// usb_top_level
module usb_top_level(
    input logic clk,
    input logic n_rst,
    input logic hsel,
    input logic [3:0] haddr,
    input logic [1:0] htrans,
    input logic  [1:0] hsize,
    input logic hwrite,
    input logic [31:0] hwdata,
    output logic [31:0] hrdata,
    output logic hresp,
    output logic hready,
    output logic d_mode,
    input logic d_plus_in,
    input logic d_minus_in,
    output logic d_plus_out,
    output logic d_minus_out,
    output logic [6:0] buffer_occupancy,
    output logic get_rx_data,
    output logic [3:0] tx_packet,
    output logic tx_transfer_active
);
logic [3:0] rx_packet;
logic rx_data_ready;
logic rx_transfer_active;
logic rx_error;
logic store_rx_packet_data;
logic [7:0] rx_packet_data;
logic flush;
logic [7:0] rx_data;
logic store_tx_data;
logic [7:0] tx_data;
logic clear;
logic tx_error;
logic get_tx_packet_data;
logic [7:0] tx_packet_data;
ahb_slave AHB_SLAVE(
    .clk(clk),
    .n_rst(n_rst),
    .hsel(hsel),
    .hwrite(hwrite),
    .hsize(hsize),
    .haddr(haddr),
    .htrans(htrans),
    .hwdata(hwdata),
    .hrdata(hrdata),
    .hresp(hresp),
    .hready(hready),
    .dmode(d_mode),
    .rx_packet(rx_packet),
    .rx_data_ready(rx_data_ready),
    .rx_transfer_active(rx_transfer_active),
    .rx_error(rx_error),
    .buffer_occupancy(buffer_occupancy),
    .rx_data(rx_data),
    .get_rx_data(get_rx_data),
    .store_tx_data(store_tx_data),
    .tx_data(tx_data),
    .clear(clear),
    .tx_packet(tx_packet),
    .tx_transfer_active(tx_transfer_active),
    .tx_error(tx_error)
);
buffer BUFFER(
    .clk(clk),
    .n_rst(n_rst),
    .store_tx_data(store_tx_data),
    .store_rx_packet_data(store_rx_packet_data),
    .get_rx_data(get_rx_data),
    .get_tx_packet_data(get_tx_packet_data),
    .tx_data(tx_data),
  ...
Size: about 4700 cells after synthesis, about 810 flip-flops, roughly 96 I/O pins, ~41000 sq um of cells after synthesis.
Settings: LEC_CHECK=0, CAP_MARGIN=5, CORE_MARGIN=2, CORE_UTILIZATION=66, SETUP_SLACK_MARGIN=0.1, SLEW_MARGIN=20, TNS_END_PERCENT=5; clock period 3.7 ns.
run.sh (not shown) runs the stock make flow with config.mk's settings and CLKGATE_MAP_FILE=.
The baseline finished but fails on setup timing.
==> next run, changes <==
CAP_MARGIN = 20   (was 5)
CORE_UTILIZATION = 61   (was 66)
SETUP_SLACK_MARGIN = unset   (was 0.1)
TNS_END_PERCENT = unset   (was 5)
clock period = 5.41 ns   (was 3.7 ns; I/O delays follow)
What happened: The changed run ran to the end with no violations. Total power goes down by 35%. Non-clock buffer count goes down by 282. Routed wire length goes down by 10%. Synthesized area stays the same. Sequential cell count does not change. Hold slack got worse by 0.011 ns. Sequential share of layout area goes up by 2.3 points. Clock power goes down by 29%. Design area goes down by 5.3%. Worst setup slack improved by 0.43 ns.

---

usb_top_level again, from the RTL that the note above started with.
export LEC_CHECK = 0
export CAP_MARGIN = 0
export CORE_MARGIN = 2
export CORE_UTILIZATION = 66
export HOLD_SLACK_MARGIN = 0.29
export SETUP_SLACK_MARGIN = 0.1
export SLEW_MARGIN = 20
create_clock -name core_clock -period 3.7 [get_ports {clk}]
The starting point completed, yet does not pass: negative setup slack.
Next try:
--- a/flow/config.mk
+++ b/flow/config.mk
@@ -7,7 +7,5 @@
 export LEC_CHECK = 0
-export CAP_MARGIN = 0
+export CAP_MARGIN = 20
 export CORE_MARGIN = 2
-export CORE_UTILIZATION = 66
-export HOLD_SLACK_MARGIN = 0.29
-export SETUP_SLACK_MARGIN = 0.1
+export CORE_UTILIZATION = 44
 export SLEW_MARGIN = 20
==> flow/constraint.sdc (replaced) <==
create_clock -name core_clock -period 12.0 [get_ports {clk}]
set_input_delay 2.4000 -clock core_clock [delete_from_list [all_inputs] [get_ports {clk}]]
set_output_delay 2.4000 -clock core_clock [all_outputs]
set_load 0.01 [all_outputs]
Result: This time the run completed without violations. Setup slack improved by 5.3 ns. Total power fell by about 70%. Global-route usage fell by 22 points. Routed wire length fell by about 12%. Core utilization fell by 29 points. Cell count rose by about 0.8%.
Next try:
--- a/flow/config.mk
+++ b/flow/config.mk
@@ -9,3 +9,3 @@
 export CORE_MARGIN = 2
-export CORE_UTILIZATION = 44
+export CORE_UTILIZATION = 53
 export SLEW_MARGIN = 20
==> flow/constraint.sdc (replaced) <==
create_clock -name core_clock -period 6.66 [get_ports {clk}]
set_input_delay 1.3320 -clock core_clock [delete_from_list [all_inputs] [get_ports {clk}]]
set_output_delay 1.3320 -clock core_clock [all_outputs]
set_load 0.01 [all_outputs]
The changed run produced a clean layout.
Cell area went down by 0.46%.
Clock skew went up by 0.022 ns.
Final cell count went down by 3.0%.
Clock-buffer cell count went down by 3.
Setup slack loses 4.4 ns.
Global-route usage went up by 6.6 points.
Next try:
--- a/flow/config.mk
+++ b/flow/config.mk
@@ -9,3 +9,4 @@
 export CORE_MARGIN = 2
-export CORE_UTILIZATION = 53
+export CORE_UTILIZATION = 45
+export SETUP_SLACK_MARGIN = -0.3
 export SLEW_MARGIN = 20
Outcome: The new run passed the timing, design-rule and antenna checks. Final cell count grows by about 3%. Final area grows by 0.91%. Combinational power is about the same. Clock power grows by about 5%. Utilization shrinks by 8.8 points. Synthesized cell count stays the same. Critical path depth shrinks by 3. Clock-buffer cell count grows by 1. Global-route usage shrinks by 5.9 points. Sequential power barely changes.

---

## build 54
Starting RTL as in the previous note.
export LEC_CHECK = 0
export ABC_AREA = 0
export CAP_MARGIN = 10
export CELL_PAD_IN_SITES_DETAIL_PLACEMENT = 2
export CORE_ASPECT_RATIO = 1.22
export CORE_MARGIN = 2
export CORE_UTILIZATION = 34
export CTS_CLUSTER_SIZE = 72
export GPL_ROUTABILITY_DRIVEN = 0
export GPL_TIMING_DRIVEN = 0
export MAX_ROUTING_LAYER = met4
export PLACE_DENSITY = 0.88
export SETUP_SLACK_MARGIN = 0.2
export SLEW_MARGIN = 30
create_clock -name core_clock -period 8.44 [get_ports {clk}]
Tool error GRT-0116 stopped build 54 during global routing; no final results.
Changes in build 57 relative to build 54:
- GPL_TIMING_DRIVEN now 1, was 0
- CTS_CLUSTER_SIZE now 20, was 72
- CORE_UTILIZATION now 66, was 34
- CELL_PAD_IN_SITES_DETAIL_PLACEMENT no longer set, was 2
- PLACE_DENSITY no longer set, was 0.88
- CAP_MARGIN now 15, was 10
- GPL_ROUTABILITY_DRIVEN now 1, was 0
- MAX_ROUTING_LAYER no longer set, was met4
- the clock period (ns, I/O delays scaled along) now 3.83, was 8.44
Results
- In build 57 the implementation ran to completion but is not tape-out ready, as the final checks report negative setup slack.
- Summary of build 57 over build 54: fraction of the mapped netlist area in compound gates did not really move, HPWL reported at the end of detailed placement went down, number of enable-type register cells in the synthesized netlist did not really move, chip area went down.
--- input diff build 57..build 23 ---
- ABC_AREA changed from 0 to 1
- SETUP_SLACK_MARGIN changed from 0.2 to 0.51
- CTS_CLUSTER_DIAMETER newly set to 345
- CORE_ASPECT_RATIO changed from 1.22 to 1.05
- CORE_UTILIZATION changed from 66 to 70
- the clock period (ns, I/O delays scaled along) changed from 3.83 to 3.71
Sort build 23 and build 57 by sum of met3 wire segment lengths after detailed routing asc -> top: build 57. Diff build 57 -> build 23: overall routed net length saw a decrease, non-clock inverter instance count of the final layout saw an increase. Re post-route standard cell area excluding fillers: build 57 was higher than build 23. Per the comparison of build 23 with build 57, length of routed met2 wiring went down 13%, static leakage went up 0.00020 uW. Build 23 was carried through to the last stage, and its layout satisfied the timing, design-rule and antenna checks. Clock-cell share of area in build 23 vs build 57: down 3.3 points. Note that the distinct cell type count after synthesis recorded for build 23 amounts to 0.64 times the value seen in build 57. Across both runs, layout-stage area growth over the synthesis result was lower for build 23 than for build 57.
Setup changes, build 23 to build 31
- changing SLEW_MARGIN from 30 to 20
- removing CORE_ASPECT_RATIO (formerly 1.05)
- removing ABC_AREA (formerly 1)
- removing CTS_CLUSTER_SIZE (formerly 20)
- removing GPL_ROUTABILITY_DRIVEN (formerly 1)
- changing SETUP_SLACK_MARGIN from 0.51 to 0.94
- removing GPL_TIMING_DRIVEN (formerly 1)
- changing CAP_MARGIN from 15 to 20
- removing CTS_CLUSTER_DIAMETER (formerly 345)
- changing the clock period (ns, I/O delays scaled along) from 3.71 to 3.77
## What came out
For build 31, the flow was terminated by a tool error in global routing and produced no final design. Build 23 finished all stages; the layout is clean. Build 31 ended with less share of synthesized cell area in and, or, nand and nor gates than build 23. Cell count after synthesis, build 31 and build 23, higher one = build 23. On number of buffers inserted during clock tree synthesis: between build 31 and build 23, it ends up higher for build 31. Diff build 23 -> build 31 | synthesized area | down by a few percent. Compared build 31 vs build 23, and number of rows in the core area is down in build 31. Going from build 23 to build 31, chip area shrinks by 2500 um2. Against build 23, build 31 comes in 0.84 um higher on die outline width.
Power and IR drop assume default switching activity.
